<file path="config.mk">
export PLATFORM = sky130hd
export DESIGN_NAME = cpu
export DESIGN_NICKNAME = cpu
export VERILOG_FILES = /design/flow/design.v
export SDC_FILE = /design/flow/constraint.sdc
export NUM_CORES = 4
export LEC_CHECK = 0
export CAP_MARGIN = 20
export CORE_MARGIN = 2
export CORE_UTILIZATION = 72
export CTS_CLUSTER_SIZE = 44
export SETUP_SLACK_MARGIN = 1.38
export SLEW_MARGIN = 20
</file>
<file path="constraint.sdc">
create_clock -name core_clock -period 5.24 [get_ports {clk}]
set_input_delay 1.0480 -clock core_clock [delete_from_list [all_inputs] [get_ports {clk}]]
set_output_delay 1.0480 -clock core_clock [all_outputs]
set_load 0.01 [all_outputs]
</file>
<file path="design.v">
module mux4_1 #(parameter DATA_WIDTH = 16) (sel, i1, i2, i3, i4, o);
   input [1:0] sel;
   input [DATA_WIDTH-1:0] i1, i2, i3, i4;
   output reg [DATA_WIDTH-1:0] o;
   always @ (*) begin
      case (sel)
         0: o = i1;
         1: o = i2;
         2: o = i3;
         3: o = i4;
      endcase
   end
endmodule
module mux2_1 #(parameter DATA_WIDTH = 16) (sel, i1, i2, o);
   input sel;
   input [DATA_WIDTH-1:0] i1, i2;
   output reg [DATA_WIDTH-1:0] o;
   always @ (*) begin
      case (sel)
         0: o = i1;
         1: o = i2;
      endcase
   end
endmodule
module alu (A, B, func_code, branch_type, alu_out, overflow_flag, bcond);
	input [16-1:0] A;
	input [16-1:0] B;
	input [3:0] func_code;
	input [1:0] branch_type; 
	output reg [16-1:0] alu_out;
	output reg overflow_flag; 
	output reg bcond;
   localparam BNE = 2'd0;
   localparam BEQ = 2'd1;
   localparam BGZ = 2'd2;
   localparam BLZ = 2'd3;
   always @(*) begin
      alu_out = 0;
      overflow_flag = 0;
      bcond = 0;
      case(func_code)
         4'b0000: begin
            alu_out = A + B;
            if((A[16 - 1] === B[16 - 1])
            && (A[16 - 1] !== alu_out[16 -1]))
               overflow_flag = 1;
            else
               overflow_flag = 0;
         end
         4'b0001: begin
            alu_out = A - B;
            if((A[16 - 1] !== B[16 - 1])
            && (A[16 - 1] !== alu_out[16 -1]))
               overflow_flag = 1;
            else
               overflow_flag = 0;
         end
         4'b0010: alu_out = A & B;
         4'b0011: alu_out = A | B;
         4'b0100: alu_out = ~A;
         4'b0101: alu_out = ~A + 1;
         4'b0110: alu_out = {A[14:0], 1'b0};
         4'b0111: alu_out = {A[15], A[15:1]};
         4'b1000: alu_out = A;
         4'b1001: alu_out = B;
         4'b1010: begin
            case(branch_type)
               BNE: bcond = (A != B)? 1 : 0;  
               BEQ: bcond = (A == B)? 1 : 0;  
               BGZ: bcond = (A[15] == 0 && A != 0)? 1 : 0;  
               BLZ: bcond = A[15];  
            endcase
            alu_out = bcond;
         end
         default: begin  
            alu_out = 0;
            overflow_flag = 0;
            bcond = 0;
         end
      endcase
   end
endmodule
module control_unit (opcode, func_code, clk, reset_n, halt, wwd, new_inst, use_rs, use_rt, alu_src, branch, mem_read, mem_write, reg_write, pc_src, reg_dest, reg_src, alu_branch_type, alu_func_code);
	input [3:0] opcode;
	input [5:0] func_code;
	input clk;
	input reset_n;
	output reg halt, wwd, new_inst, use_rs, use_rt;
	output reg alu_src, branch, mem_read, mem_write, reg_write;
	output reg [1:0] pc_src, reg_dest, reg_src, alu_branch_type;
	output reg [3:0] alu_func_code;
	always @(*) begin
		halt = 0;
		wwd = 0;
		reg_dest = 0;
		use_rs = 0;
		use_rt = 0;
		alu_src = 0;
		branch = 0;
		mem_read = 0;
		mem_write = 0;
		reg_write = 0;
		pc_src = 0;
		reg_src = 0;
		new_inst = 0;
		case(opcode)
			4'd15: begin
				case(func_code)
					6'd0, 6'd1, 6'd2, 6'd3: begin
						use_rs = 1;
						use_rt = 1;
						reg_write = 1;
						new_inst = 1;
					end
					6'd4, 6'd5, 6'd6, 6'd7: begin
						use_rs = 1;
						reg_write = 1;
						new_inst = 1;
					end
					6'd25: begin
						use_rs = 1;
						pc_src = 2'b10;
						new_inst = 1;
					end
					6'd26: begin
						reg_dest = 2'b10;
						use_rs = 1;
						pc_src = 2'b10;
						reg_write = 1;
						reg_src = 2'b10;
						new_inst = 1;
					end
					6'd28: begin
						wwd = 1;
						use_rs = 1;
						new_inst = 1;
					end
					6'd29: begin
						halt = 1;
						new_inst = 1;
					end
				endcase
			end
			4'd4, 4'd5: begin
				reg_dest = 2'b01;
				use_rs = 1;
				alu_src = 1;
				reg_write = 1;
				new_inst = 1;
			end
			4'd6: begin
				reg_dest = 2'b01;
				alu_src = 1;
				reg_write = 1;
				new_inst = 1;
			end
			4'd7: begin
				reg_dest = 2'b01;
				use_rs = 1;
				alu_src = 1;
				mem_read = 1;
				reg_write = 1;
				reg_src = 2'b01;
				new_inst = 1;
			end
			4'd8: begin
				use_rs = 1;
				use_rt = 1;
				alu_src = 1;
				mem_write = 1;
				new_inst = 1;
			end
			4'd0, 4'd1: begin
				use_rs = 1;
				use_rt = 1;
				branch = 1;
				pc_src = 2'b00;
				new_inst = 1;
			end
			4'd2, 4'd3: begin
				use_rs = 1;
				branch = 1;
				pc_src = 2'b00;
				new_inst = 1;
			end
			4'd9: begin
				pc_src = 2'b01;
				new_inst = 1;
			end
			4'd10: begin
				reg_dest = 2'b10;
				pc_src = 2'b01;
				reg_write = 1;
				reg_src = 2'b10;
				new_inst = 1;
			end
		endcase
	end
	always @(*) begin
		alu_func_code = 4'd15;
		alu_branch_type = 4'd0;
		case (opcode)
			4'd15: begin
				case(func_code)
					6'd25: alu_func_code = 4'b1000;  
					6'd26: alu_func_code = 4'b1000;  
					6'd28: alu_func_code = 4'b1000;  
					default: alu_func_code = func_code[3:0];
				endcase
			end
			4'd4: alu_func_code = 4'b0000;
			4'd5: alu_func_code = 4'b0011;
			4'd6: alu_func_code = 4'b1001;  
			4'd7, 4'd8: alu_func_code = 4'b0000;
			4'd0, 4'd1 ,4'd2, 4'd3: begin
				alu_func_code = 4'b1010;
				alu_branch_type = opcode[1:0];  
			end
		endcase
	end
endmodule
module register_file (read_out1, read_out2, read1, read2, dest, write_data, reg_write, clk, reset_n);
	input clk, reset_n;
	input [1:0] read1;
	input [1:0] read2;
	input [1:0] dest;
	input reg_write;
	input [16-1:0] write_data;
	output [16-1:0] read_out1;
	output [16-1:0] read_out2;
    reg [16-1:0] RF [4-1:0];  
    assign read_out1 = RF[read1];
    assign read_out2 = RF[read2];
    always @(negedge clk) begin
		if (!reset_n) begin
			RF[0] = 16'b0;
			RF[1] = 16'b0;
			RF[2] = 16'b0;
			RF[3] = 16'b0;
		end
		else begin	
			if (reg_write) RF[dest] <= write_data;
			else RF[dest] <= RF[dest];
		end
    end
endmodule
module immediate_generator (opcode, imm, immediate);
input [3:0] opcode;
input [7:0] imm;
output reg [16-1:0] immediate;
always @(*) begin
    case (opcode)
        4'd4: immediate <= {{8{imm[7]}}, imm[7:0]};
        4'd5: immediate <= {8'b0, imm[7:0]};
        4'd6: immediate <= {imm[7:0], 8'b0};
        4'd7: immediate <= {{8{imm[7]}}, imm[7:0]};
        4'd8: immediate <= {{8{imm[7]}}, imm[7:0]};
        4'd0: immediate <= {{8{imm[7]}}, imm[7:0]};
        4'd1: immediate <= {{8{imm[7]}}, imm[7:0]};
        4'd2: immediate <= {{8{imm[7]}}, imm[7:0]};
        4'd3: immediate <= {{8{imm[7]}}, imm[7:0]};
        default: immediate <= 16'b0;  
    endcase
end
endmodule
module hazard_detect(IFID_IR, IDEX_rd, use_rs, use_rt, IDEX_M_mem_read, is_stall);
	input [16-1:0] IFID_IR;
	input [1:0]  IDEX_rd;
	input use_rs, use_rt;
	input IDEX_M_mem_read;
	output reg is_stall;
	wire [1:0] IFID_rs, IFID_rt;
	assign IFID_rs = IFID_IR[11:10];
	assign IFID_rt = IFID_IR[9:8];
	always @(*) begin
	 	is_stall = (((IFID_rs == IDEX_rd) && use_rs) 
		 || ((IFID_rt == IDEX_rd) && use_rt)) && IDEX_M_mem_read ? 1:0;
	end
endmodule
module forwarding_unit(rs_EX, rt_EX, rd_MEM, reg_write_MEM, rd_WB, reg_write_WB,
                        forward_A, forward_B);
    input [1:0] rs_EX, rt_EX, rd_MEM, rd_WB;
    input reg_write_MEM, reg_write_WB;
    output reg [1:0] forward_A, forward_B;
    always @(*) begin
        if((rs_EX == rd_MEM) && reg_write_MEM) begin
            forward_A = 2'b01;
        end else if((rs_EX == rd_WB) && reg_write_WB) begin
            forward_A = 2'b10;
        end else begin
            forward_A = 2'b00;
        end
        if((rt_EX == rd_MEM) && reg_write_MEM) begin
            forward_B = 2'b01;
        end else if((rt_EX == rd_WB) && reg_write_WB) begin
            forward_B = 2'b10;
        end else begin
            forward_B = 2'b00;
        end
    end
endmodule
module branch_predictor_global_predictor(clk, reset_n, PC, is_flush, is_BJ_type, actual_taken_PC, actual_next_PC, actual_PC, next_PC);
	input clk;
	input reset_n;
	input [16-1:0] PC;
	input is_flush;
	input is_BJ_type;
	input [16-1:0] actual_taken_PC;  
	input [16-1:0] actual_next_PC;  
	input [16-1:0] actual_PC;  
	output reg [16-1:0] next_PC;
	integer i;
	reg [16-5:0] tagtable [0:(2**5)-1];
	reg [16-1:0] btb [0:(2**5)-1];
	reg [1:0] sat_cnt; 
	reg [1:0] hys_cnt;
	reg [1:0] bht_sat [0:(2**5)-1];
	reg [1:0] bht_hys [0:(2**5)-1];
	wire [16-5-1:0] tag; wire [5-1:0] idx;
	assign tag = PC[16-1:5];
	assign idx = PC[5-1:0];
	always @(posedge clk) begin
		if (!reset_n) begin
			tagtable[0] <= ~0;	tagtable[1] <= ~0;	tagtable[2] <= ~0;	tagtable[3] <= ~0;
			tagtable[4] <= ~0;	tagtable[5] <= ~0;	tagtable[6] <= ~0;	tagtable[7] <= ~0;
			tagtable[8] <= ~0;	tagtable[9] <= ~0;	tagtable[10] <= ~0;	tagtable[11] <= ~0;
			tagtable[12] <= ~0;	tagtable[13] <= ~0;	tagtable[14] <= ~0;	tagtable[15] <= ~0;
			tagtable[16] <= ~0;	tagtable[17] <= ~0;	tagtable[18] <= ~0;	tagtable[19] <= ~0;
			tagtable[20] <= ~0;	tagtable[21] <= ~0;	tagtable[22] <= ~0;	tagtable[23] <= ~0;
			tagtable[24] <= ~0;	tagtable[25] <= ~0;	tagtable[26] <= ~0;	tagtable[27] <= ~0;
			tagtable[28] <= ~0;	tagtable[29] <= ~0;	tagtable[30] <= ~0;	tagtable[31] <= ~0;
			btb[0] <= ~0;	btb[1] <= ~0;	btb[2] <= ~0;	btb[3] <= ~0;
			btb[4] <= ~0;	btb[5] <= ~0;	btb[6] <= ~0;	btb[7] <= ~0;
			btb[8] <= ~0;	btb[9] <= ~0;	btb[10] <= ~0;	btb[11] <= ~0;
			btb[12] <= ~0;	btb[13] <= ~0;	btb[14] <= ~0;	btb[15] <= ~0;
			btb[16] <= ~0;	btb[17] <= ~0;	btb[18] <= ~0;	btb[19] <= ~0;
			btb[20] <= ~0;	btb[21] <= ~0;	btb[22] <= ~0;	btb[23] <= ~0;
			btb[24] <= ~0;	btb[25] <= ~0;	btb[26] <= ~0;	btb[27] <= ~0;
			btb[28] <= ~0;	btb[29] <= ~0;	btb[30] <= ~0;	btb[31] <= ~0;
			bht_sat[0] <= ~0;	bht_sat[1] <= ~0;	bht_sat[2] <= ~0;	bht_sat[3] <= ~0;
			bht_sat[4] <= ~0;	bht_sat[5] <= ~0;	bht_sat[6] <= ~0;	bht_sat[7] <= ~0;
			bht_sat[8] <= ~0;	bht_sat[9] <= ~0;	bht_sat[10] <= ~0;	bht_sat[11] <= ~0;
			bht_sat[12] <= ~0;	bht_sat[13] <= ~0;	bht_sat[14] <= ~0;	bht_sat[15] <= ~0;
			bht_sat[16] <= ~0;	bht_sat[17] <= ~0;	bht_sat[18] <= ~0;	bht_sat[19] <= ~0;
			bht_sat[20] <= ~0;	bht_sat[21] <= ~0;	bht_sat[22] <= ~0;	bht_sat[23] <= ~0;
			bht_sat[24] <= ~0;	bht_sat[25] <= ~0;	bht_sat[26] <= ~0;	bht_sat[27] <= ~0;
			bht_sat[28] <= ~0;	bht_sat[29] <= ~0;	bht_sat[30] <= ~0;	bht_sat[31] <= ~0;
			bht_hys[0] <= ~0;	bht_hys[1] <= ~0;	bht_hys[2] <= ~0;	bht_hys[3] <= ~0;
			bht_hys[4] <= ~0;	bht_hys[5] <= ~0;	bht_hys[6] <= ~0;	bht_hys[7] <= ~0;
			bht_hys[8] <= ~0;	bht_hys[9] <= ~0;	bht_hys[10] <= ~0;	bht_hys[11] <= ~0;
			bht_hys[12] <= ~0;	bht_hys[13] <= ~0;	bht_hys[14] <= ~0;	bht_hys[15] <= ~0;
			bht_hys[16] <= ~0;	bht_hys[17] <= ~0;	bht_hys[18] <= ~0;	bht_hys[19] <= ~0;
			bht_hys[20] <= ~0;	bht_hys[21] <= ~0;	bht_hys[22] <= ~0;	bht_hys[23] <= ~0;
			bht_hys[24] <= ~0;	bht_hys[25] <= ~0;	bht_hys[26] <= ~0;	bht_hys[27] <= ~0;
			bht_hys[28] <= ~0;	bht_hys[29] <= ~0;	bht_hys[30] <= ~0;	bht_hys[31] <= ~0;
			sat_cnt <= 0;
			hys_cnt <= 0;
		end else begin
			if (is_BJ_type) begin
				tagtable[actual_PC[5-1:0]] <= actual_PC[16-1:5];
				btb[actual_PC[5-1:0]] <= actual_taken_PC;
				if(actual_next_PC != actual_taken_PC) begin  
					if(sat_cnt == 2'b00)		sat_cnt <= 2'b00;
					else if(sat_cnt == 2'b01) 	sat_cnt <= 2'b00;
					else if(sat_cnt == 2'b10) 	sat_cnt <= 2'b01;
					else 						sat_cnt <= 2'b10;
					if(hys_cnt == 2'b00)		hys_cnt <= 2'b00;
					else if(hys_cnt == 2'b01) 	hys_cnt <= 2'b00;
					else if(hys_cnt == 2'b10) 	hys_cnt <= 2'b00;
					else 						hys_cnt <= 2'b10;
					if(bht_sat[actual_PC[5-1:0]] == 2'b00)		bht_sat[actual_PC[5-1:0]] <= 2'b00;
					else if(bht_sat[actual_PC[5-1:0]] == 2'b01) bht_sat[actual_PC[5-1:0]] <= 2'b00;
					else if(bht_sat[actual_PC[5-1:0]] == 2'b10) bht_sat[actual_PC[5-1:0]] <= 2'b01;
					else 												bht_sat[actual_PC[5-1:0]] <= 2'b10;
					if(bht_hys[actual_PC[5-1:0]] == 2'b00)		bht_hys[actual_PC[5-1:0]] <= 2'b00;
					else if(bht_hys[actual_PC[5-1:0]] == 2'b01) bht_hys[actual_PC[5-1:0]] <= 2'b00;
					else if(bht_hys[actual_PC[5-1:0]] == 2'b10) bht_hys[actual_PC[5-1:0]] <= 2'b00;
					else 												bht_hys[actual_PC[5-1:0]] <= 2'b10;
				end else begin  
					if(sat_cnt == 2'b00) 		sat_cnt <= 2'b01;
					else if(sat_cnt == 2'b01) 	sat_cnt <= 2'b10;
					else if(sat_cnt == 2'b10) 	sat_cnt <= 2'b11;
					else 						sat_cnt <= 2'b11;
					if(hys_cnt == 2'b00) 		hys_cnt <= 2'b01;
					else if(hys_cnt == 2'b01) 	hys_cnt <= 2'b11;
					else if(hys_cnt == 2'b10) 	hys_cnt <= 2'b11;
					else 						hys_cnt <= 2'b11;
					if(bht_sat[actual_PC[5-1:0]] == 2'b00) 		bht_sat[actual_PC[5-1:0]] <= 2'b01;
					else if(bht_sat[actual_PC[5-1:0]] == 2'b01) bht_sat[actual_PC[5-1:0]] <= 2'b10;
					else if(bht_sat[actual_PC[5-1:0]] == 2'b10) bht_sat[actual_PC[5-1:0]] <= 2'b11;
					else 												bht_sat[actual_PC[5-1:0]] <= 2'b11;
					if(bht_hys[actual_PC[5-1:0]] == 2'b00)		bht_hys[actual_PC[5-1:0]] <= 2'b01;
					else if(bht_hys[actual_PC[5-1:0]] == 2'b01) bht_hys[actual_PC[5-1:0]] <= 2'b11;
					else if(bht_hys[actual_PC[5-1:0]] == 2'b10) bht_hys[actual_PC[5-1:0]] <= 2'b11;
					else 												bht_hys[actual_PC[5-1:0]] <= 2'b11;
				end
			end
		end
	end
	always @(*) begin
		if (is_flush) begin
			next_PC = actual_next_PC;
		end else if (tagtable[idx] == tag) begin
			next_PC = (bht_sat[idx] >= 2'b10)? btb[idx] : (PC + 1);
		end else begin
			next_PC = PC + 1;
		end
	end
endmodule
module datapath(clk, reset_n, read_m1, address1, data1, read_m2, write_m2, address2, data2_in, data2_out, num_inst, output_port, is_halted);
	input clk;
	input reset_n;
	output read_m1;
	output [16-1:0] address1;
	output read_m2;
	output write_m2;
	output [16-1:0] address2;
	input [16-1:0] data1;
	input [16-1:0] data2_in;
	output [16-1:0] data2_out;
	output reg [16-1:0] num_inst;
	output reg [16-1:0] output_port;
	output is_halted;
	reg[16-1:0] pc;
	wire[16-1:0] pc_nxt;   
	wire new_inst_if;
	reg[16-1:0] pc_id, instr;
	wire halt_id, use_rs, use_rt; wire[1:0] reg_dest;
	wire alu_src_id, branch_id; wire[1:0] pc_src_id, alu_branch_type_id; wire[3:0] alu_func_code_id;  
	wire mem_read_id, mem_write_id;  
	wire reg_write_id, wwd_id; wire[1:0] reg_src_id; reg new_inst_id;  
	wire stall;
	wire[16-1:0] rf_rs, rf_rt, immed_id;
	wire[1:0] rd_id;
	reg[16-1:0] pc_ex, rf_rs_ex, rf_rt_ex, immed_ex;
	reg[11:0] target;
	reg[1:0] rs_ex, rt_ex, rd_ex;
	wire [16-1:0] actual_taken_pc;  
	reg alu_src_ex, branch_ex; reg[1:0] pc_src_ex, alu_branch_type_ex; reg[3:0] alu_func_code_ex;  
	reg mem_read_ex, mem_write_ex;  
	reg halt_ex, wwd_ex, new_inst_ex, reg_write_ex; reg[1:0] reg_src_ex;  
	wire[16-1:0] alu_out_ex, pc_branch, rf_rs_forwarded, rf_rt_forwarded, alu_operand_B;
	wire alu_overflow_flag, alu_bcond;
	wire[16-1:0] actual_pc;
	wire [1:0] forward_a, forward_b;
	reg[16-1:0] pc_mem, rf_rs_mem, rf_rt_mem, alu_out_mem;
	reg[1:0] rd_mem;
	reg mem_read_mem, mem_write_mem;  
	reg halt_mem, wwd_mem, new_inst_mem, reg_write_mem; reg[1:0] reg_src_mem;  
	reg[16-1:0] mem_read_data;
	reg[16-1:0] pc_wb, rf_rs_wb, alu_out_wb;
	reg[1:0] rd_wb;
	reg halt_wb, wwd_wb, new_inst_wb, reg_write_wb; reg[1:0] reg_src_wb;
	wire[16-1:0] fwd_data_mem;
	assign fwd_data_mem = (reg_src_mem == 2'b10) ? (pc_mem + 16'b1) : alu_out_mem;
	wire[16-1:0] write_data_wb;
	reg fcond1, fcond2, fcond3;
	reg flush;
	reg halt;
	assign read_m1 = 1;
	assign address1 = pc;
	assign write_m2 = mem_write_mem;
	assign read_m2 = mem_read_mem;
	assign address2 = alu_out_mem;
	assign data2_out = rf_rt_mem;
	always @(posedge clk) begin
		if (!reset_n) begin
			instr <= 0;
		end else if(stall) begin 
			instr <= instr;
		end
		else begin
			instr <= data1;
		end
	end
	always @(posedge clk ) begin
		if (!reset_n) begin
			mem_read_data <= 0;
		end else begin
			if(read_m2) begin
				mem_read_data <= data2_in;
			end
		end
	end
	always @(*) begin
		fcond1 = (actual_pc != pc_id);
		fcond2 = (pc_id != 0);
		fcond3 = (pc_ex != 16'hffff);
		flush = (fcond1 & fcond2 & fcond3) ? 1: 0;
	end
	assign is_halted = halt;
	assign actual_taken_pc = branch_ex ? (pc_ex + 16'b1 + immed_ex) : (pc_src_ex == 2'b01 ? {pc_ex[15:12], target} : rf_rs_forwarded);
	always @(posedge clk) begin
		if (!reset_n) begin
			pc <= 0;
			num_inst <= 0; output_port <= 0;
			pc_id <= 0;
			new_inst_id <= 0;
			target <= 0; pc_ex <= 0; rf_rs_ex <= 0; rf_rt_ex <= 0;  immed_ex <= 0;
			rs_ex <= 0; rt_ex <= 0; rd_ex <= 0;
			alu_src_ex <= 0; branch_ex <= 0; pc_src_ex <= 0; alu_branch_type_ex <= 0; alu_func_code_ex <= 0;
			mem_read_ex <= 0; mem_write_ex <= 0;
			halt_ex <= 0; wwd_ex <= 0; new_inst_ex <= 0; reg_write_ex <= 0; reg_src_ex <= 0; 
			pc_mem <= 0; rf_rs_mem <= 0; rf_rt_mem <= 0; alu_out_mem <= 0; 
			rd_mem <= 0; 
			mem_read_mem <= 0; mem_write_mem <= 0;
			halt_mem <= 0; wwd_mem <= 0; new_inst_mem <= 0; reg_write_mem <=0; reg_src_mem <= 0;
			pc_wb <= 0; rf_rs_wb <= 0; alu_out_wb <= 0;
			rd_wb <= 0;
			halt_wb <= 0; wwd_wb <= 0; new_inst_wb <= 0; reg_write_wb <= 0; reg_src_wb <= 0;
			halt <= 0;
		end
		else begin
			if(stall) begin
				pc <= pc;
			end else begin
				pc <= pc_nxt;
			end
			if(!flush & !stall) begin
				pc_id <= pc;
				new_inst_id <= new_inst_if;
			end else if(stall) begin  
				pc_id <= pc_id;
				new_inst_id <= new_inst_id;
			end	else begin  
				pc_id <= ~0;
				new_inst_id <= 0;
			end
			if(!flush & !stall) begin
				target <= instr[11:0]; pc_ex <= pc_id; rf_rs_ex <= rf_rs; rf_rt_ex <= rf_rt; immed_ex <= immed_id;
				rs_ex <= instr[11:10]; rt_ex <= instr[9:8]; rd_ex <= rd_id;
			end else begin
				pc_ex <= ~0;
				target <= 0; rf_rs_ex <= 0; rf_rt_ex <= 0; immed_ex <= 0;
				rs_ex <= 0; rt_ex <= 0; rd_ex <= 0;
			end
			if(!flush && !stall && pc_id != 16'hffff) begin
				alu_src_ex <= alu_src_id; branch_ex <= branch_id; pc_src_ex <= pc_src_id; 
				alu_branch_type_ex <= alu_branch_type_id; alu_func_code_ex <= alu_func_code_id;
				mem_read_ex <= mem_read_id; mem_write_ex <= mem_write_id;
				halt_ex <= halt_id; wwd_ex <= wwd_id; new_inst_ex <= new_inst_id; reg_write_ex <= reg_write_id; reg_src_ex <= reg_src_id;
			end else begin
				alu_src_ex <= 0; branch_ex <= 0; pc_src_ex <= 0; 
				alu_branch_type_ex <= 0; alu_func_code_ex <= 4'd15;
				mem_read_ex <= 0; mem_write_ex <= 0;
				halt_ex <= 0; wwd_ex <= 0; new_inst_ex <= 0; reg_write_ex <= 0; reg_src_ex <= 0; 
			end
			pc_mem <= pc_ex; rf_rs_mem <= rf_rs_forwarded; rf_rt_mem <= rf_rt_forwarded; alu_out_mem <= alu_out_ex; 
			rd_mem <= rd_ex; 
			mem_read_mem <= mem_read_ex; mem_write_mem <= mem_write_ex;
			halt_mem <= halt_ex; wwd_mem <= wwd_ex; new_inst_mem <= new_inst_ex; reg_write_mem <= reg_write_ex; reg_src_mem <= reg_src_ex;
			pc_wb <= pc_mem; rf_rs_wb <= rf_rs_mem; alu_out_wb <= alu_out_mem;
			rd_wb <= rd_mem;
			halt_wb <= halt_mem; wwd_wb <= wwd_mem; new_inst_wb <= new_inst_mem; reg_write_wb <= reg_write_mem; reg_src_wb <= reg_src_mem;
			halt <= halt_wb;
			if (wwd_wb) begin
				output_port <= rf_rs_wb;
			end
			if (new_inst_wb) begin
				num_inst <= num_inst + 1;
			end
		end
	end
	branch_predictor_global_predictor BranchPredictor(
		.clk(clk),
		.reset_n(reset_n),
		.PC(pc),
		.is_flush(flush),
		.is_BJ_type(branch_ex || (pc_src_ex != 2'b0)),
		.actual_taken_PC(actual_taken_pc),
		.actual_next_PC(actual_pc),
		.actual_PC(pc_ex),
		.next_PC(pc_nxt)
	);
	control_unit ControlUnit(
		.opcode(instr[15:12]),
		.func_code(instr[5:0]),
		.clk(clk),
		.reset_n(reset_n),
		.halt(halt_id),
		.wwd(wwd_id),
		.new_inst(new_inst_if),
		.use_rs(use_rs),
		.use_rt(use_rt),
		.alu_src(alu_src_id),
		.branch(branch_id),
		.mem_read(mem_read_id),
		.mem_write(mem_write_id),
		.reg_write(reg_write_id),
		.pc_src(pc_src_id),
		.reg_dest(reg_dest),
		.reg_src(reg_src_id),
		.alu_branch_type(alu_branch_type_id),
		.alu_func_code(alu_func_code_id)
	);
	register_file RegisterFile(
		.clk(clk),
		.reset_n(reset_n),
		.read1(instr[11:10]),
		.read2(instr[9:8]),
		.dest(rd_wb),
		.reg_write(reg_write_wb),
		.write_data(write_data_wb),
		.read_out1(rf_rs),
		.read_out2(rf_rt)
	);
	alu ALU(
		.A(rf_rs_forwarded),
		.B(alu_operand_B),
		.func_code(alu_func_code_ex),
		.branch_type(alu_branch_type_ex),
		.alu_out(alu_out_ex),
		.overflow_flag(alu_overflow_flag),
		.bcond(alu_bcond)
	);
	immediate_generator ImmGen(
		.opcode(instr[15:12]),
		.imm(instr[7:0]),
		.immediate(immed_id)
	);
	mux2_1 MUX_branch(
		.sel(branch_ex & alu_bcond),
		.i1(pc_ex + 16'b1),
		.i2(pc_ex + 16'b1 + immed_ex),
		.o(pc_branch)
	);
	mux4_1 MUX_pc_src(
		.sel(pc_src_ex),
		.i1(pc_branch),
		.i2({pc_ex[15:12], target}),
		.i3(rf_rs_forwarded),
		.i4(pc_branch),
		.o(actual_pc)
	);
	mux2_1 MUX_alu_src(
		.sel(alu_src_ex),
		.i1(rf_rt_forwarded),
		.i2(immed_ex),
		.o(alu_operand_B)
	);
	mux4_1 #(.DATA_WIDTH(2)) MUX_reg_dest(
		.sel(reg_dest),
		.i1(instr[7:6]),
		.i2(instr[9:8]),
		.i3(2'b10),
		.i4(instr[7:6]),
		.o(rd_id)
	);
	mux4_1 MUX_reg_src(
		.sel(reg_src_wb),
		.i1(alu_out_wb),
		.i2(mem_read_data),
		.i3(pc_wb + 16'b1),
		.i4(alu_out_wb),
		.o(write_data_wb)
	);
	hazard_detect HazardDetectionUnit(
		.IFID_IR(instr),
		.IDEX_rd(rd_ex),
		.use_rs(use_rs),
		.use_rt(use_rt),
		.IDEX_M_mem_read(mem_read_ex),
		.is_stall(stall)
	);
	forwarding_unit ForwardingUnit(
		.rs_EX(rs_ex),
		.rt_EX(rt_ex),
		.rd_MEM(rd_mem),
		.reg_write_MEM(reg_write_mem),
		.rd_WB(rd_wb),
		.reg_write_WB(reg_write_wb),
		.forward_A(forward_a),
		.forward_B(forward_b)
	);
	mux4_1 MUX_forwarding_a(
		.sel(forward_a),
		.i1(rf_rs_ex),
		.i2(fwd_data_mem),
		.i3(write_data_wb),
		.i4(rf_rs_ex),
		.o(rf_rs_forwarded)
	);
	mux4_1 MUX_forwarding_b(
		.sel(forward_b),
		.i1(rf_rt_ex),
		.i2(fwd_data_mem),
		.i3(write_data_wb),
		.i4(rf_rt_ex),
		.o(rf_rt_forwarded)
	);
endmodule
module cpu(clk, reset_n, read_m1, address1, data1, read_m2, write_m2, address2, data2_in, data2_out, num_inst, output_port, is_halted);
	input clk;
	input reset_n;
	output read_m1;
	output [16-1:0] address1;
	output read_m2;
	output write_m2;
	output [16-1:0] address2;
	input [16-1:0] data1;
	input [16-1:0] data2_in;
	output [16-1:0] data2_out;
	output [16-1:0] num_inst;
	output [16-1:0] output_port;
	output is_halted;
	datapath Datapath(
		.clk(clk),
		.reset_n(reset_n),
		.read_m1(read_m1),
		.address1(address1),
		.data1(data1),
		.read_m2(read_m2),
		.write_m2(write_m2),
		.address2(address2),
		.data2_in(data2_in),
		.data2_out(data2_out),
		.num_inst(num_inst),
		.output_port(output_port),
		.is_halted(is_halted)
	);
endmodule
</file>
<file path="run.sh">
#!/bin/bash
# the make line also repeats each setting of config.mk as NAME=value (left out here)
make -C /OpenROAD-flow-scripts/flow DESIGN_CONFIG=/design/flow/config.mk WORK_HOME=/design/flow/orfs CLKGATE_MAP_FILE= finish
</file>
==> out/qor.yml, run 1 <==
yosys:
  synth_area_per_cell_um2: 11.9
  synth-edff-count: 928
  yosysWarnings: 12
  yosysCellCount: 5295
  synthTopLogicFamily: "multiplexers"
  mappedNetlistArea_mm2: 0.0632
  aoi_share_pct: 7.53
  syn_nets: 5413
  synthTopCellsByCount: "928 x edfxtp_1, 802 x nand2_1, 697 x nor2_1"
  ys_seq_share_pct: 57.9
  synth-main-ff-cell: "edfxtp_1"
  simple_gate_area_share_pct: 13.4
  ys_ff: 1361
  ys_area_mm2: 0.0632
  syn_inst: 5295
  yosys.area.top_type: "edfxtp_1"
  top_cell_area_share_pct: 44.1
  mux_area_share_pct: 13.9
  ys_async_sr_fraction_pct: 0
  area_leaders: "edfxtp_1 44%, dfxtp_1 14%, mux4_2 12%, nand2_1 4.8%, nor2_1 4.1%"
  xor_share_pct: 1.79
  fa_ha_area_share_pct: 1.73
  synth_top_cell_by_count: "edfxtp_1"
  synth.distinct_cells: 105
die:
  chipArea_mm2: 0.0901
  fp_util_pct: 72.7
  chipHeight_um: 300
  ios: 118
  core-area_mm2: 0.0869
  die_w_um: 300
  rows: 108
global_routing:
  grt_overflow: 119
  grt_usage_pct: 71.5
cts:
  ctsRootBufferMaster: "clkbuf_16"
  htreeDepth: 4
  holdBufCountCts: 0
  cts.path.max_buffers: 3
  numCtsBuffers: 135
  cts_num_sinks: 1361
run_status:
  haltStage: "global routing"
  error: "[ERROR GRT-0232] Routing congestion too high. Check the congestion heatmap in the GUI."
  status: "did not finish"
placement:
  port_buffers: 116
  gp_congestion: 1.10
  dp_hpwl_mm: 148
[through the flow]
stage,area (µm²),setup slack [ns],std cells,TNS (ns),utilization (%)
2_1_floorplan,64100,-0.0565,5295,-2.16,-
3_5_place_dp,69300,-1.12,6676,-169.76,79.8
3_3_place_gp,69300,-0.983,6676,-157.19,79.8
4_1_cts,75300,-0.575,7041,-90.25,86.7
[per-layer routing]
metal / overflow / GRT usage (%)
met1: 1 / 73.4
met2: 52 / 89.5
met3: 1 / 53.3
met4: 64 / 70.0
met5: 1 / 19.6
[what timing repair did]
action | CTS
buffers inserted | 41
gates cloned | 11
pin swaps | 69
gates resized | 179
endpoints found under the setup margin | 450
==> run 2, diff against run 1 <==
Settings changed: CORE_UTILIZATION 72 to 40, CTS_CLUSTER_SIZE 44 to default, SETUP_SLACK_MARGIN 1.38 to default.
Clock period 5.24 ns to 7.93 ns, I/O delays scaled along.
==> out/qor.yml, run 2 <==
pwr:
  maxPowerGroup: "sequential cells"
  pg_seq_mw: 7.89
  seq_power_share_pct: 49.9
  p_int_mw: 12.0
  p_leak_nw: 23.5
  switching_share_pct: 24.2
  pwr-share-clk_pct: 43.7
  powerClk_mw: 6.91
  powerComb_mw: 1.01
  power-per-cell-area_mw_per_mm2: 219
  ir_worst_vdd_mv: 0.210
  finalPower_mw: 15.8
  p_sw_mw: 3.82
  p_comb_share_pct: 6.4
worst_hold_path:
  whs_path_depth: 1
  min_to: "Datapath.rf_rs_wb[10]$_SDFF_PN0_"
  min_from: "Datapath.rf_rs_mem[10]$_SDFF_PN0_"
  hold_path_class: "flop to flop"
final_timing:
  hold_viol: 0
  fin_crit_ns: 7.49
  clock_skew_ns: 0.0503
  tightest_slew_ns: 1.13
  slew_viol_final: 0
  finalSetupViolCount: 0
  max_clock_freq_mhz: 133
  rsz0062_at_grt: "no"
  fin_crit_sh_pct: 94.5
  maxSlewHeadroom_pct: 24.4
  fin_setup_tns_ns: 0
yosys:
  ys_seq_share_pct: 57.9  # unchanged
  syn_nets: 5413  # unchanged
  yosysCellCount: 5295  # unchanged
  simple_gate_area_share_pct: 13.4  # unchanged
  synth_area_per_cell_um2: 11.9  # unchanged
  yosysWarnings: 12  # unchanged
  synth.distinct_cells: 105  # unchanged
  synth_top_cell_by_count: "edfxtp_1"
  syn_inst: 5295  # unchanged
  ys_area_mm2: 0.0632  # unchanged
  ys_ff: 1361  # unchanged
  synthTopLogicFamily: "multiplexers"
  mux_area_share_pct: 13.9  # unchanged
  aoi_share_pct: 7.53  # unchanged
  fa_ha_area_share_pct: 1.73  # unchanged
  synth-main-ff-cell: "edfxtp_1"
  mappedNetlistArea_mm2: 0.0632  # unchanged
  ys_async_sr_fraction_pct: 0  # unchanged
  synthTopCellsByCount: "928 x edfxtp_1, 802 x nand2_1, 697 x nor2_1"
  area_leaders: "edfxtp_1 44%, dfxtp_1 14%, mux4_2 12%, nand2_1 4.8%, nor2_1 4.1%"
  top_cell_area_share_pct: 44.1  # unchanged
  xor_share_pct: 1.79  # unchanged
  yosys.area.top_type: "edfxtp_1"
  synth-edff-count: 928  # unchanged
setup_path:
  crit_start: "Datapath.pc_mem[0]$_SDFF_PN0_"
  r2r_cells: 23
  crit_slowest_cell: "o211ai_2"
  cpPeakStageDelay_ns: 0.71
  timing.rr.start: "Datapath.pc_mem[0]$_SDFF_PN0_"
  crit_type: "flop to flop"
  startpoint_type: "flop"
  cp_max_fo: 17
  r2r_setup_slack_ns: 0.44
  path_buffers: 1
  cp_top_family: "simple AND/OR/NAND/NOR gates"
  crit_chain: "ha_1 -> nand2_1 -> nor3_1 -> xnor2_1 -> o21ai_0 -> nor2_1 -> a21oi_1 -> mux2i_1 -> ha_1 -> nor4_1 -> nand4_1 -> xor2_1 -> o21ai_0 -> or2_2 -> or2_4 -> or4_1 -> nand3_1 -> xor2_1 -> nor4_4 -> and4_1 -> o211ai_2 -> buf_4 -> a21oi_1"
  crit_end: "Datapath.immed_ex[9]$_SDFF_PN0_"
  r2r_end: "Datapath.immed_ex[9]$_SDFF_PN0_"
  required_ns: 8.56
  path_depth: 23
  crit_arrival_ns: 8.13
  cp-end-kind: "flop"
route:
  wl_mm: 201
  num_vias: 43900
  drc_errors: 0
  drt_iter0_drc: 5000
  vias_per_cell: 5.80
  postRouteAntennaNets: 0
  drtPass1Iterations: 6
  antenna-diode-count: 0
  wl_per_cell_um: 26.6
cts:
  cts_num_sinks: 1361  # unchanged
  cts_tree: "built"
  holdBufCountCts: 0  # unchanged
  cts.path.max_buffers: 3  # unchanged
  clk_pin_slew_worst_paths_ns: 0.06
  htreeDepth: 4  # unchanged
  ctsRootBufferMaster: "clkbuf_16"
  numCtsBuffers: 146  # +8.1%
  insertion_delay_ns: 0.79
run_status:
  status: "timing/DRC/antenna clean"
finish:
  fill_cells: 14200
  area_delta_synth_final_pct: 14.0
  fin_nets: 5504
  fin_cells: 7563
  postLayoutCellArea_mm2: 0.0720
  flop_area_mm2: 0.0365
  logic_area_mm2: 0.0244
placement:
  dp_hpwl_mm: 135  # -8.6%
  gp_congestion: 0.956  # -13%
  postPlaceCellArea_mm2: 0.0670  # -3.4%
  dp.cells: 7233  # +8.3%
  port_buffers: 116  # unchanged
global_routing:
  grt_usage_pct: 24.8
  grt_start_max_net_pins: 136
  grt_overflow: 0
  grt_pass1_wl_mm: 296
  grt_pass1_vias: 43200
  antenna_found_initial: 2
die:
  ios: 118  # unchanged
  rows: 145  # +34%
  die_w_um: 401  # +34%
  fp_util_pct: 40.3  # -32 points
  chipArea_mm2: 0.161  # +79%
  core-area_mm2: 0.157  # +80%
  chipHeight_um: 401  # +34%
run:
  max_cap_viol_count: 0
  warning_count: 133
==> run 2: timing repair <==
action	in CTS	in global routing
gates resized	0	2
setup buffers	0	0
setup endpoints to repair	0	56
==> run 2: layout make-up <==
class	instances	area share [%]
Tap cell	2058	3.58
Clock inverter	140	1.46
Timing Repair Buffer	319	3.79
Sequential cell	1361	50.8
Clock buffer	191	5.53
Inverter	178	0.938
Multi-Input combinational cell	3316	34.0
==> run 2: through the flow <==
stage / utilization [%] / setup slack [ns] / hold WS [ns]
after floorplan: - / 1.23 / 0.410
after global placement: 42.8 / 0.546 / 0.416
after detailed placement: 42.8 / 0.563 / 0.419
after CTS: 46.0 / 0.533 / 0.407
after global routing: 46.0 / 0.170 / 0.439
final: 46.0 / 0.436 / 0.406
==> run 2: per-layer routing <==
layer  track usage, %  part of all wire [%]  vias up
met3             4.56                   8.1      399
met1             33.0                    40    22200
met2             39.4                    47     2033
met4             11.5                   5.0        0
li1                 -                     -    19300
met5                0                     0        -
==> run 3, diff against run 2 <==
Settings changed: ABC_AREA from default to 1, CAP_MARGIN 20 to 5, CELL_PAD_IN_SITES_DETAIL_PLACEMENT from default to 1, CELL_PAD_IN_SITES_GLOBAL_PLACEMENT from default to 3, CORE_ASPECT_RATIO from default to 0.83, CORE_UTILIZATION 40 to 15, CTS_CLUSTER_DIAMETER from default to 360, GPL_TIMING_DRIVEN from default to 0.
Clock period 7.93 ns to 10.0 ns, I/O delays scaled along.
==> out/qor.yml, run 3 <==
run_status:
  status: "timing/DRC/antenna clean"
final_timing:
  maxSlewHeadroom_pct: 15.2  # -9.2 points
  tightest_slew_ns: 1.27  # +0.142 ns
  setup_ws_ns: 0.850  # +0.414 ns
  finalSetupViolCount: 0  # unchanged
  hold_viol: 0  # unchanged
  rsz0062_at_grt: "no"
  fin_setup_tns_ns: 0  # unchanged
  clock_skew_ns: 0.0977  # +0.0474 ns
  slew_viol_final: 0  # unchanged
run:
  warning_count: 131  # -1.5%
  max_cap_viol_count: 0  # unchanged
yosys:
  syn_nets: 7479  # +38%
  syn_inst: 7361  # +39%
  synth_area_per_cell_um2: 8.77  # -27%
  yosys.area.top_type: "edfxtp_1"
  yosysWarnings: 12  # unchanged
  synthTopCellsByCount: "1313 x nor2_1, 1298 x nand2_1, 928 x edfxtp_1"
  mux_area_share_pct: 0.109  # -14 points
  fa_ha_area_share_pct: 1.66  # -0.068 points
  mappedNetlistArea_mm2: 0.0645  # +2.2%
  synthTopLogicFamily: "simple AND/OR/NAND/NOR gates"
  synth.distinct_cells: 65  # -38%
  simple_gate_area_share_pct: 19.0  # +5.5 points
  xor_share_pct: 0.896  # -0.89 points
  ys_seq_share_pct: 56.6  # -1.2 points
  ys_async_sr_fraction_pct: 0  # unchanged
  yosysCellCount: 7361  # +39%
  aoi_share_pct: 14.5  # +7.0 points
  top_cell_area_share_pct: 43.2  # -0.94 points
  ys_area_mm2: 0.0645  # +2.2%
  synth-main-ff-cell: "edfxtp_1"
  synth-edff-count: 928  # unchanged
  ys_ff: 1361  # unchanged
  area_leaders: "edfxtp_1 43%, dfxtp_1 13%, nor2_1 7.6%, nand2_1 7.6%, o21ai_0 6.6%"
  synth_top_cell_by_count: "nor2_1"
setup_path:
  r2r_end: "Datapath.alu_func_code_ex[0]$_SDFF_PN0_"
  crit_end: "Datapath.RegisterFile.RF[3][12]$_SDFFE_NN0N_"
  cp-end-kind: "flop"
  crit_arrival_ns: 4.92  # -3.21 ns
  cp_top_family: "buffers and inverters"
  crit_chain: "clkdlybuf4s50_1 -> inv_1 -> clkbuf_2 -> buf_16 -> clkbuf_2 -> clkbuf_1 -> a21oi_1 -> o21ai_0 -> inv_1"
  cp_max_fo: 10  # -7
  timing.rr.start: "Datapath.target[9]$_SDFF_PN0_"
  crit_type: "input port to flop"
  r2r_cells: 32  # +39%
  startpoint_type: "input port"
  crit_start: "reset_n"
  path_buffers: 7  # +6
  path_depth: 9  # -61%
  crit_slowest_cell: "clkbuf_1"
  required_ns: 5.77  # -2.79 ns
  cpPeakStageDelay_ns: 0.66  # -0.05 ns
  r2r_setup_slack_ns: 1.71  # +1.27 ns
pwr:
  powerComb_mw: 1.34  # +33%
  pg_seq_mw: 6.22  # -21%
  powerClk_mw: 6.60  # -4.5%
  pwr-share-clk_pct: 46.6  # +2.9 points
  maxPowerGroup: "clock"
  p_comb_share_pct: 9.4  # +3.0 points
  switching_share_pct: 28.8  # +4.7 points
  finalPower_mw: 14.2  # -10%
  p_leak_nw: 27.0  # +15%
  p_int_mw: 10.1  # -16%
  power-per-cell-area_mw_per_mm2: 177  # -19%
  ir_worst_vdd_mv: 0.125  # -40%
  seq_power_share_pct: 43.9  # -6.0 points
  p_sw_mw: 4.08  # +6.9%
global_routing:
  grt_pass1_vias: 59200  # +37%
  grt.busiest_layer: "met2"
  use_met1_pct: 24.6  # -8.4 points
  antenna_found_initial: 36  # +34
  grt_usage_pct: 17.0  # -7.7 points
  grt_pass1_wl_mm: 514  # +74%
  met2_usage_pct: 26.2  # -13 points
  grt_start_max_net_pins: 28  # -79%
  grt_use_met3_pct: 2.55  # -2.0 points
  grt_overflow: 0  # unchanged
finish:
  fin_nets: 7874  # +43%
  flop_area_mm2: 0.0365  # about the same
  fin_cells: 13600  # +80%
  logic_area_mm2: 0.0234  # -4.3%
  fill_cells: 50400  # +260%
  fin_util_pct: 18.7  # -27 points
  area_delta_synth_final_pct: 23.9
die:
  rows: 219  # +51%
  fp_util_pct: 15.1  # -25 points
  chipHeight_um: 602  # +50%
  chipArea_mm2: 0.435  # +170%
  core-area_mm2: 0.429  # +170%
  die_w_um: 724  # +80%
  ios: 118  # unchanged
cts:
  clk_pin_slew_worst_paths_ns: 0.06  # about the same
  cts_tree: "built"
  numCtsBuffers: 171  # +17%
  cts.path.max_buffers: 4  # +1
  post_cts_buffers: 0  # unchanged
  htreeDepth: 4  # unchanged
  cts_resized: 0  # unchanged
  ctsRootBufferMaster: "clkbuf_16"
  holdBufCountCts: 0  # unchanged
  cts_num_sinks: 1361  # unchanged
  insertion_delay_ns: 0.94  # +0.15 ns
placement:
  dp_hpwl_mm: 281  # +110%
  port_buffers: 116  # unchanged
  dp_slack_ns: -0.0423  # -0.606 ns
  gp_congestion: 0.881  # -7.9%
  dp.cells: 13300  # +83%
route:
  postRouteAntennaNets: 0  # unchanged
  wl_mm: 383  # +90%
  num_vias: 59300  # +35%
  vias_per_cell: 4.34  # -25%
  drc_errors: 0  # unchanged
  drtPass1Iterations: 6  # unchanged
  drt_iter0_drc: 5959  # +19%
  wl_per_cell_um: 28.1  # +5.4%
worst_hold_path:
  min_to: "Datapath.wwd_mem$_SDFF_PN0_"
  min_from: "Datapath.wwd_ex$_SDFF_PP0_"
  hold_path_class: "flop to flop"
  whs_path_depth: 2  # +1
## run 3: layer usage
layer  wire, µm  up-vias  part of all wire, %
met5         29        -               0.0076
met4      11400        4                  3.0
met3      24900      474                  6.5
met2     166000     2303                   43
met1     180000    30800                   47
li1           -    25700                    -
## run 3: through the flow
stage	hold WS (ns)	instance area (µm²)
6_report	0.419	80000
4_1_cts	0.429	79900
3_3_place_gp	0.406	72900
5_1_grt	0.443	79900
2_1_floorplan	0.390	64500
3_5_place_dp	0.411	74100
## run 3: area by class of cell
type	instances	share of cell area [%]
timing repair buffer	159	2.64
antenna	7	0.0219
clock inverter	152	1.50
tap	5746	8.99
buffer	529	2.78
inverter	674	3.25
sequential	1361	45.7
clock buffer	222	5.84
multi-input combinational	4796	29.3
==> run 4, diff against run 3 <==
Settings changed: ABC_AREA 1 to default, CAP_MARGIN 5 to 20, CELL_PAD_IN_SITES_DETAIL_PLACEMENT 1 to default, CELL_PAD_IN_SITES_GLOBAL_PLACEMENT 3 to default, CORE_ASPECT_RATIO 0.83 to default, CORE_UTILIZATION 15 to 40, CTS_CLUSTER_DIAMETER 360 to default, GPL_TIMING_DRIVEN 0 to default, SETUP_SLACK_MARGIN from default to -0.76.
Clock period 10.0 ns to 8.62 ns, I/O delays scaled along.
==> out/qor.yml, run 4 <==
setup_path:
  crit_start: "Datapath.reg_src_wb[1]$_SDFF_PN0_"
  startpoint_type: "flop"
  crit_slowest_cell: "a21oi_1"
  crit_end: "Datapath.pc_id[8]$_SDFFE_PN0P_"
  cpPeakStageDelay_ns: 0.54  # -0.12 ns
  timing.rr.start: "Datapath.reg_src_wb[1]$_SDFF_PN0_"
  crit_type: "flop to flop"
  r2r_cells: 27  # -16%
  crit_arrival_ns: 8.62  # +3.70 ns
  cp-end-kind: "flop"
  cp_common_cell: "buf_4"
  cp_max_fo: 34  # +24
  path_depth: 27  # +18
  required_ns: 9.27  # +3.50 ns
  cp_top_family: "simple AND/OR/NAND/NOR gates"
  r2r_setup_slack_ns: 0.66  # -1.05 ns
  path_buffers: 5  # -2
  r2r_end: "Datapath.pc_id[8]$_SDFFE_PN0P_"
worst_hold_path:
  whs_path_depth: 1  # -1
  hold_path_class: "flop to flop"
  min_to: "Datapath.rf_rs_wb[3]$_SDFF_PN0_"
  min_from: "Datapath.rf_rs_mem[3]$_SDFF_PN0_"
yosys:
  simple_gate_area_share_pct: 13.4  # -5.5 points
  mappedNetlistArea_mm2: 0.0632  # -2.1%
  yosys.area.top_type: "edfxtp_1"
  yosysCellCount: 5295  # -28%
  syn_inst: 5295  # -28%
  aoi_share_pct: 7.53  # -7.0 points
  synth_area_per_cell_um2: 11.9  # +36%
  synth_top_cell_by_count: "edfxtp_1"
  synth-edff-count: 928  # unchanged
  mux_area_share_pct: 13.9  # +14 points
  ys_area_mm2: 0.0632  # -2.1%
  ys_async_sr_fraction_pct: 0  # unchanged
  top_cell_area_share_pct: 44.1  # +0.94 points
  synth.distinct_cells: 105  # +62%
  synthTopLogicFamily: "multiplexers"
  area_leaders: "edfxtp_1 44%, dfxtp_1 14%, mux4_2 12%, nand2_1 4.8%, nor2_1 4.1%"
  yosysWarnings: 12  # unchanged
  synth-main-ff-cell: "edfxtp_1"
  ys_seq_share_pct: 57.9  # +1.2 points
  synthTopCellsByCount: "928 x edfxtp_1, 802 x nand2_1, 697 x nor2_1"
  ys_ff: 1361  # unchanged
  fa_ha_area_share_pct: 1.73  # +0.068 points
  xor_share_pct: 1.79  # +0.89 points
  syn_nets: 5413  # -28%
pwr:
  powerComb_mw: 0.917  # -32%
  maxPowerGroup: "sequential cells"
  p_sw_mw: 3.52  # -14%
  pwr-share-clk_pct: 43.5  # -3.1 points
  pg_seq_mw: 7.26  # +17%
  p_leak_nw: 23.3  # -14%
  ir_worst_vdd_mv: 0.198  # +58%
  switching_share_pct: 24.3  # -4.5 points
  seq_power_share_pct: 50.2  # +6.3 points
  power-per-cell-area_mw_per_mm2: 202  # +14%
  p_comb_share_pct: 6.3  # -3.1 points
  powerClk_mw: 6.30  # -4.5%
  p_int_mw: 11.0  # +8.7%
cts:
  ctsRootBufferMaster: "clkbuf_16"
  cts_resized: 0  # unchanged
  cts_tree: "built"
  cts_num_sinks: 1361  # unchanged
  cts.path.max_buffers: 3  # -1
  clk_pin_slew_worst_paths_ns: 0.07  # about the same
  holdBufCountCts: 0  # unchanged
  post_cts_buffers: 0  # unchanged
  numCtsBuffers: 147  # -14%
  htreeDepth: 4  # unchanged
  insertion_delay_ns: 0.79  # -0.15 ns
global_routing:
  grt_overflow: 0  # unchanged
  grt_pass1_vias: 42900  # -27%
  grt_pass1_wl_mm: 295  # -43%
  antenna_found_initial: 1  # -97%
  grt_usage_pct: 24.7  # +7.6 points
  grt_start_max_net_pins: 142  # +410%
final_timing:
  rsz0062_at_grt: "no"
  clock_skew_ns: 0.0562  # -0.0415 ns
  whs_ns: 0.426  # +0.00715 ns
  max_clock_freq_mhz: 126
  hold_viol: 0  # unchanged
  fin_crit_sh_pct: 92.4
  slew_viol_final: 0  # unchanged
  tightest_slew_ns: 1.15  # -0.122 ns
  fin_setup_tns_ns: 0  # unchanged
  finalSetupViolCount: 0  # unchanged
  fin_crit_ns: 7.96
  maxSlewHeadroom_pct: 22.9  # +7.7 points
die:
  die_w_um: 401  # -45%
  core-area_mm2: 0.157  # -63%
  chipHeight_um: 401  # -33%
  rows: 145  # -34%
  fp_util_pct: 40.3  # +25 points
  ios: 118  # unchanged
  chipArea_mm2: 0.161  # -63%
finish:
  area_delta_synth_final_pct: 13.6
  postLayoutCellArea_mm2: 0.0717  # -10%
  fin_nets: 5474  # -30%
  fin_cells: 7531  # -45%
  fill_cells: 14300  # -72%
placement:
  dp.cells: 7200  # -46%
  postPlaceCellArea_mm2: 0.0667  # -9.9%
  port_buffers: 116  # unchanged
  dp_hpwl_mm: 133  # -53%
  gp_congestion: 0.978  # +11%
run:
  max_cap_viol_count: 0  # unchanged
  warning_count: 137  # +4.6%
route:
  num_vias: 43800  # -26%
  wl_per_cell_um: 26.7  # -5.0%
  postRouteAntennaNets: 0  # unchanged
  vias_per_cell: 5.82  # +34%
  drt_iter0_drc: 5136  # -14%
  drc_errors: 0  # unchanged
  drtPass1Iterations: 6  # unchanged
  wl_mm: 201  # -48%
run_status:
  status: "timing/DRC/antenna clean"
-- run 4: routing by layer --
layer  vias up  part of all wire [%]  GRT usage (%)
met5         -                     0              0
met4         0                   4.6           10.6
met3       407                   8.4           4.79
met2      2098                    47           39.8
met1     22100                    40           32.5
li1      19200                     -              -
-- run 4: layout make-up --
class	count	area (µm²)	share of cell area, %
sequential	1361	36500	51.0
multi-input combinational	3316	24500	34.1
clock buffer	199	3980	5.54
tap	2058	2570	3.59
timing repair buffer	288	2530	3.52
clock inverter	130	967	1.35
inverter	178	676	0.942
antenna	1	2.50	0.00349
-- run 4: through the flow --
stage / total power [mW] / util [%] / setup WS (ns)
final: 14.5 / 45.8 / 0.656
after global routing: 14.9 / 45.8 / 0.136
after CTS: 14.6 / 45.8 / 0.817
after detailed placement: 8.35 / 42.6 / 0.900
after global placement: 8.34 / 42.6 / 0.891
after floorplan: 7.97 / - / 1.44
==> run 5, diff against run 4 <==
Settings changed: CORE_UTILIZATION 40 to 72, CTS_CLUSTER_DIAMETER from default to 387, CTS_CLUSTER_SIZE from default to 10, SETUP_SLACK_MARGIN -0.76 to 4.36.
Clock period 8.62 ns to 15.0 ns, I/O delays scaled along.
==> out/qor.yml, run 5 <==
yosys:
  ys_area_mm2: 0.0632  # unchanged
  synthTopCellsByCount: "928 x edfxtp_1, 802 x nand2_1, 697 x nor2_1"
  yosysWarnings: 12  # unchanged
  simple_gate_area_share_pct: 13.4  # unchanged
  xor_share_pct: 1.79  # unchanged
  fa_ha_area_share_pct: 1.73  # unchanged
  mux_area_share_pct: 13.9  # unchanged
  ys_async_sr_fraction_pct: 0  # unchanged
  synth-main-ff-cell: "edfxtp_1"
  ys_seq_share_pct: 57.9  # unchanged
  synth-edff-count: 928  # unchanged
  mappedNetlistArea_mm2: 0.0632  # unchanged
  yosysCellCount: 5295  # unchanged
  syn_nets: 5413  # unchanged
  area_leaders: "edfxtp_1 44%, dfxtp_1 14%, mux4_2 12%, nand2_1 4.8%, nor2_1 4.1%"
  synth_area_per_cell_um2: 11.9  # unchanged
  yosys.area.top_type: "edfxtp_1"
  synth_top_cell_by_count: "edfxtp_1"
  synthTopLogicFamily: "multiplexers"
  ys_ff: 1361  # unchanged
  top_cell_area_share_pct: 44.1  # unchanged
  syn_inst: 5295  # unchanged
  aoi_share_pct: 7.53  # unchanged
  synth.distinct_cells: 105  # unchanged
route:
  wl_met2_mm: 95.2  # +0.72%
  wl_met3_mm: 27.9  # +65%
  postRouteAntennaNets: 0  # unchanged
  top_layer_used: "met5"
  drt_iter0_drc: 6932  # +35%
  wl_met1_mm: 64.4  # -20%
  drtPass1Iterations: 8  # +2
  vias_per_cell: 7.02  # +21%
  wl_mm: 205  # +2.1%
  wl_per_cell_um: 30.9  # +16%
  drc_errors: 0  # unchanged
  num_vias: 46600  # +6.3%
setup_path:
  crit_chain: "buf_8 -> inv_8 -> a211oi_2"
  startpoint_type: "input port"
  cp_top_family: "buffers and inverters"
  path_buffers: 2  # -3
  timing.rr.start: "Datapath.reg_src_wb[0]$_SDFF_PN0_"
  crit_arrival_ns: 3.80  # -4.82 ns
  r2r_setup_slack_ns: 4.75  # +4.09 ns
  cp_max_fo: 57  # +68%
  crit_start: "reset_n"
  cp-end-kind: "flop"
  crit_slowest_cell: "buf_8"
  crit_type: "input port to flop"
  r2r_end: "Datapath.RegisterFile.RF[0][10]$_SDFFE_NN0N_"
  r2r_cells: 9  # -67%
  cpPeakStageDelay_ns: 0.27  # -0.27 ns
  path_depth: 3  # -89%
  crit_end: "Datapath.RegisterFile.RF[1][1]$_SDFFE_NN0N_"
  required_ns: 8.15  # -1.12 ns
pwr:
  ir_worst_vdd_mv: 0.187  # -5.7%
  seq_power_share_pct: 50.1  # about the same
  pg_seq_mw: 4.17  # -43%
  powerComb_mw: 0.550  # -40%
  p_comb_share_pct: 6.6  # +0.3 points
  p_sw_mw: 2.03  # -42%
  power-per-cell-area_mw_per_mm2: 118  # -42%
  p_leak_nw: 23.3  # about the same
  p_int_mw: 6.29  # -43%
  pwr-share-clk_pct: 43.3  # -0.2 points
  switching_share_pct: 24.4  # +0.075 points
  maxPowerGroup: "sequential cells"
  powerClk_mw: 3.61  # -43%
  finalPower_mw: 8.32  # -42%
global_routing:
  antenna_found_initial: 6  # +5
  grt_pass1_wl_mm: 298  # +1.1%
  grt_start_max_net_pins: 116  # -18%
  grt_overflow: 0  # unchanged
  grt_usage_pct: 45.7  # +21 points
  grt_pass1_vias: 46100  # +7.5%
placement:
  port_buffers: 116  # unchanged
  dp_slack_ns: 3.44  # +2.54 ns
  gp_congestion: 1.01  # +3.6%
  dp_hpwl_mm: 127  # -4.5%
cts:
  cts_tree: "built"
  numCtsBuffers: 154  # +4.8%
  holdBufCountCts: 0  # unchanged
  ctsRootBufferMaster: "clkbuf_16"
  insertion_delay_ns: 0.78  # about the same
  cts_num_sinks: 1361  # unchanged
  clk_pin_slew_worst_paths_ns: 0.06  # about the same
  htreeDepth: 4  # unchanged
  cts.path.max_buffers: 3  # unchanged
  post_cts_buffers: 0  # unchanged
final_timing:
  finalSetupViolCount: 0  # unchanged
  fin_setup_tns_ns: 0  # unchanged
  clock_skew_ns: 0.0382  # -0.0179 ns
  setup_ws_ns: 4.36  # +3.70 ns
  whs_ns: 0.426  # -0.0000390 ns
  rsz0062_at_grt: "no"
  tightest_slew_ns: 1.20  # +0.0495 ns
  maxSlewHeadroom_pct: 20.1  # -2.9 points
  hold_viol: 0  # unchanged
  slew_viol_final: 0  # unchanged
die:
  core-area_mm2: 0.0869  # -45%
  ios: 118  # unchanged
  die_w_um: 300  # -25%
  chipHeight_um: 300  # -25%
  chipArea_mm2: 0.0901  # -44%
  fp_util_pct: 72.7  # +32 points
  rows: 108  # -26%
finish:
  fin_nets: 5484  # +0.18%
  fill_cells: 4651  # -67%
  area_delta_synth_final_pct: 11.9
worst_hold_path:
  min_to: "Datapath.rf_rs_wb[3]$_SDFF_PN0_"
  min_from: "Datapath.rf_rs_mem[3]$_SDFF_PN0_"
  hold_path_class: "flop to flop"
  whs_path_depth: 1  # unchanged
run:
  warning_count: 136  # -0.73%
  max_cap_viol_count: 0  # unchanged
run_status:
  status: "timing/DRC/antenna clean"
==> run 5: per-layer routing <==
metal  up-vias  global-route usage (%)
met5         -                       0
met4         4                    32.3
met3       871                    12.0
met2      4027                    71.5
met1     22400                    56.0
li1      19200                       -
==> run 5: layout make-up <==
cell class | count | area [µm²] | area share [%]
Multi-Input combinational cell | 3316 | 24700 | 34.9
Tap cell | 1155 | 1450 | 2.05
Inverter | 178 | 694 | 0.983
Timing Repair inverter | 2 | 22.5 | 0.0319
Sequential cell | 1361 | 36500 | 51.7
Clock inverter | 84 | 505 | 0.715
Clock buffer | 251 | 4290 | 6.07
Timing Repair Buffer | 289 | 2480 | 3.52
Antenna cell | 2 | 5.00 | 0.00708
==> run 5: what timing repair did <==
item | 4_1_cts | 5_1_grt
gates resized | 3 | 2
endpoints found under the setup margin | 64 | 8
gates cloned | 0 | 2
==> run 5: per-stage QoR <==
stage | util [%] | area, µm² | cells
2_1_floorplan | - | 63600 | 5295
3_3_place_gp | 75.7 | 65800 | 6299
3_5_place_dp | 75.7 | 65800 | 6300
4_1_cts | 81.3 | 70600 | 6634
5_1_grt | 81.3 | 70700 | 6636
6_report | 81.3 | 70700 | 6638
==> run 6, diff against run 5 <==
Settings changed: CORE_UTILIZATION 72 to 70, CTS_CLUSTER_DIAMETER 387 to default, CTS_CLUSTER_SIZE 10 to 46, SETUP_SLACK_MARGIN 4.36 to default.
Clock period 15.0 ns to 6.14 ns, I/O delays scaled along.
==> out/qor.yml, run 6 <==
final_timing:
  slew_viol_final: 0  # unchanged
  tightest_slew_ns: 1.25  # +0.0470 ns
  rsz0062_at_grt: "yes"
  fin_crit_sh_pct: 102
  finalSetupViolCount: 34  # +34
  whs_ns: 0.430  # +0.00398 ns
  maxSlewHeadroom_pct: 16.8  # -3.2 points
  clock_skew_ns: 0.0574  # +0.0191 ns
  hold_viol: 0  # unchanged
  setup_ws_ns: -0.114  # -4.47 ns
  max_clock_freq_mhz: 160
  fin_crit_ns: 6.25
yosys:
  synthTopCellsByCount: "928 x edfxtp_1, 802 x nand2_1, 697 x nor2_1"
  ys_ff: 1361  # unchanged
  area_leaders: "edfxtp_1 44%, dfxtp_1 14%, mux4_2 12%, nand2_1 4.8%, nor2_1 4.1%"
  yosysWarnings: 12  # unchanged
  syn_nets: 5413  # unchanged
  ys_async_sr_fraction_pct: 0  # unchanged
  simple_gate_area_share_pct: 13.4  # unchanged
  ys_area_mm2: 0.0632  # unchanged
  fa_ha_area_share_pct: 1.73  # unchanged
  syn_inst: 5295  # unchanged
  aoi_share_pct: 7.53  # unchanged
  synth.distinct_cells: 105  # unchanged
  synth_area_per_cell_um2: 11.9  # unchanged
  synth_top_cell_by_count: "edfxtp_1"
  xor_share_pct: 1.79  # unchanged
  yosysCellCount: 5295  # unchanged
  synthTopLogicFamily: "multiplexers"
  synth-main-ff-cell: "edfxtp_1"
  synth-edff-count: 928  # unchanged
  mappedNetlistArea_mm2: 0.0632  # unchanged
  ys_seq_share_pct: 57.9  # unchanged
  top_cell_area_share_pct: 44.1  # unchanged
  mux_area_share_pct: 13.9  # unchanged
  yosys.area.top_type: "edfxtp_1"
die:
  rows: 110  # +1.9%
  die_w_um: 304  # +1.4%
  ios: 118  # unchanged
  fp_util_pct: 70.4  # -2.3 points
  chipHeight_um: 304  # +1.4%
  chipArea_mm2: 0.0926  # +2.8%
  core-area_mm2: 0.0897  # +3.3%
worst_hold_path:
  hold_path_class: "flop to flop"
  min_to: "Datapath.rf_rs_wb[3]$_SDFF_PN0_"
  min_from: "Datapath.rf_rs_mem[3]$_SDFF_PN0_"
  whs_path_depth: 1  # unchanged
run_status:
  so.violations: "setup timing"
  status: "complete, but fails checks"
route:
  wl_met3_mm: 27.6  # -1.1%
  drt_iter0_drc: 8147  # +18%
  vias_per_cell: 7.06  # +0.59%
  drc_errors: 0  # unchanged
  top_layer_used: "met5"
  wl_met2_mm: 102  # +7.6%
  wl_mm: 216  # +5.5%
  num_vias: 48700  # +4.6%
  drtPass1Iterations: 13  # +5
  wl_per_cell_um: 31.3  # +1.4%
  wl_met1_mm: 66.2  # +2.8%
  postRouteAntennaNets: 0  # unchanged
finish:
  logic_area_mm2: 0.0250  # +1.2%
  postLayoutCellArea_mm2: 0.0732  # +3.6%
  fin_cells: 6905  # +4.0%
  fill_cells: 4655  # +0.086%
  area_delta_synth_final_pct: 15.9
  flop_area_mm2: 0.0366  # about the same
  fin_nets: 5724  # +4.4%
  fin_util_pct: 81.6  # +0.24 points
setup_path:
  timing.rr.start: "Datapath.reg_src_wb[0]$_SDFF_PN0_"
  crit_start: "Datapath.reg_src_wb[0]$_SDFF_PN0_"
  cp_top_family: "simple AND/OR/NAND/NOR gates"
  path_depth: 29  # +26
  startpoint_type: "flop"
  crit_end: "Datapath.BranchPredictor.bht_sat[20][0]$_SDFFCE_PN1P_"
  cp-end-kind: "flop"
  r2r_cells: 29  # +20
  crit_slowest_cell: "or4_4"
  cpPeakStageDelay_ns: 0.43  # +0.16 ns
  path_buffers: 8  # +6
  required_ns: 6.78  # -1.37 ns
  cp_common_cell: "buf_4"
  r2r_end: "Datapath.BranchPredictor.bht_sat[20][0]$_SDFFCE_PN1P_"
  r2r_setup_slack_ns: -0.11  # -4.86 ns
  cp_max_fo: 10  # -82%
  crit_arrival_ns: 6.90  # +3.10 ns
  crit_type: "flop to flop"
pwr:
  p_sw_mw: 5.08  # +150%
  powerComb_mw: 1.40  # +150%
  p_int_mw: 15.4  # +150%
  p_comb_share_pct: 6.8  # +0.2 points
  pg_seq_mw: 10.2  # +140%
  maxPowerGroup: "sequential cells"
  ir_worst_vdd_mv: 0.389  # +110%
  seq_power_share_pct: 49.7  # -0.4 points
  p_leak_nw: 24.8  # +6.2%
  power-per-cell-area_mw_per_mm2: 280  # +140%
  powerClk_mw: 8.93  # +150%
  pwr-share-clk_pct: 43.5  # +0.2 points
  switching_share_pct: 24.7  # +0.34 points
placement:
  dp.cells: 6550  # +4.0%
  gp_congestion: 1.05  # +3.6%
  port_buffers: 116  # unchanged
  postPlaceCellArea_mm2: 0.0674  # +2.4%
  dp_slack_ns: -0.309  # -3.75 ns
  dp_hpwl_mm: 136  # +6.6%
cts:
  insertion_delay_ns: 0.79  # about the same
  clk_pin_slew_worst_paths_ns: 0.07  # about the same
  cts_tree: "built"
  cts.path.max_buffers: 3  # unchanged
  htreeDepth: 4  # unchanged
  numCtsBuffers: 138  # -10%
  cts_num_sinks: 1361  # unchanged
  ctsRootBufferMaster: "clkbuf_16"
  holdBufCountCts: 0  # unchanged
global_routing:
  grt_pass1_vias: 48100  # +4.2%
  grt_usage_pct: 45.8  # about the same
  antenna_found_initial: 9  # +3
  grt_pass1_wl_mm: 311  # +4.2%
  grt_start_max_net_pins: 164  # +41%
  grt_overflow: 0  # unchanged
run:
  warning_count: 137  # +0.74%
  max_cap_viol_count: 0  # unchanged
-- run 6: cell type report --
type | instances | area share (%)
antenna | 6 | 0.0205
multi-input combinational | 3316 | 34.1
clock buffer | 174 | 5.04
sequential | 1361 | 50.0
inverter | 178 | 0.932
clock inverter | 147 | 1.57
timing repair buffer | 547 | 6.34
tap | 1176 | 2.01
-- run 6: routing by layer --
layer,vias up,track usage (%)
met3,1306,11.1
li1,19700,-
met1,23000,53.6
met2,4734,75.1
met5,-,0
met4,10,31.5
-- run 6: metrics by stage --
stage | setup TNS [ns] | power (mW)
final | -1.42 | 20.5
after detailed placement | -35.53 | 11.7
after CTS | 0 | 20.3
after floorplan | 0 | 11.2
after global routing | -7.93 | 20.8
after global placement | -33.72 | 11.7
-- run 6: what timing repair did --
action / 4_1_cts / 5_1_grt
endpoints found under the setup margin: 198 / 198
pin swaps: 14 / 47
gates cloned: 1 / 2
resized: 43 / 128
buffers inserted: 6 / 21
Power is estimated from default activity; no workload was simulated.
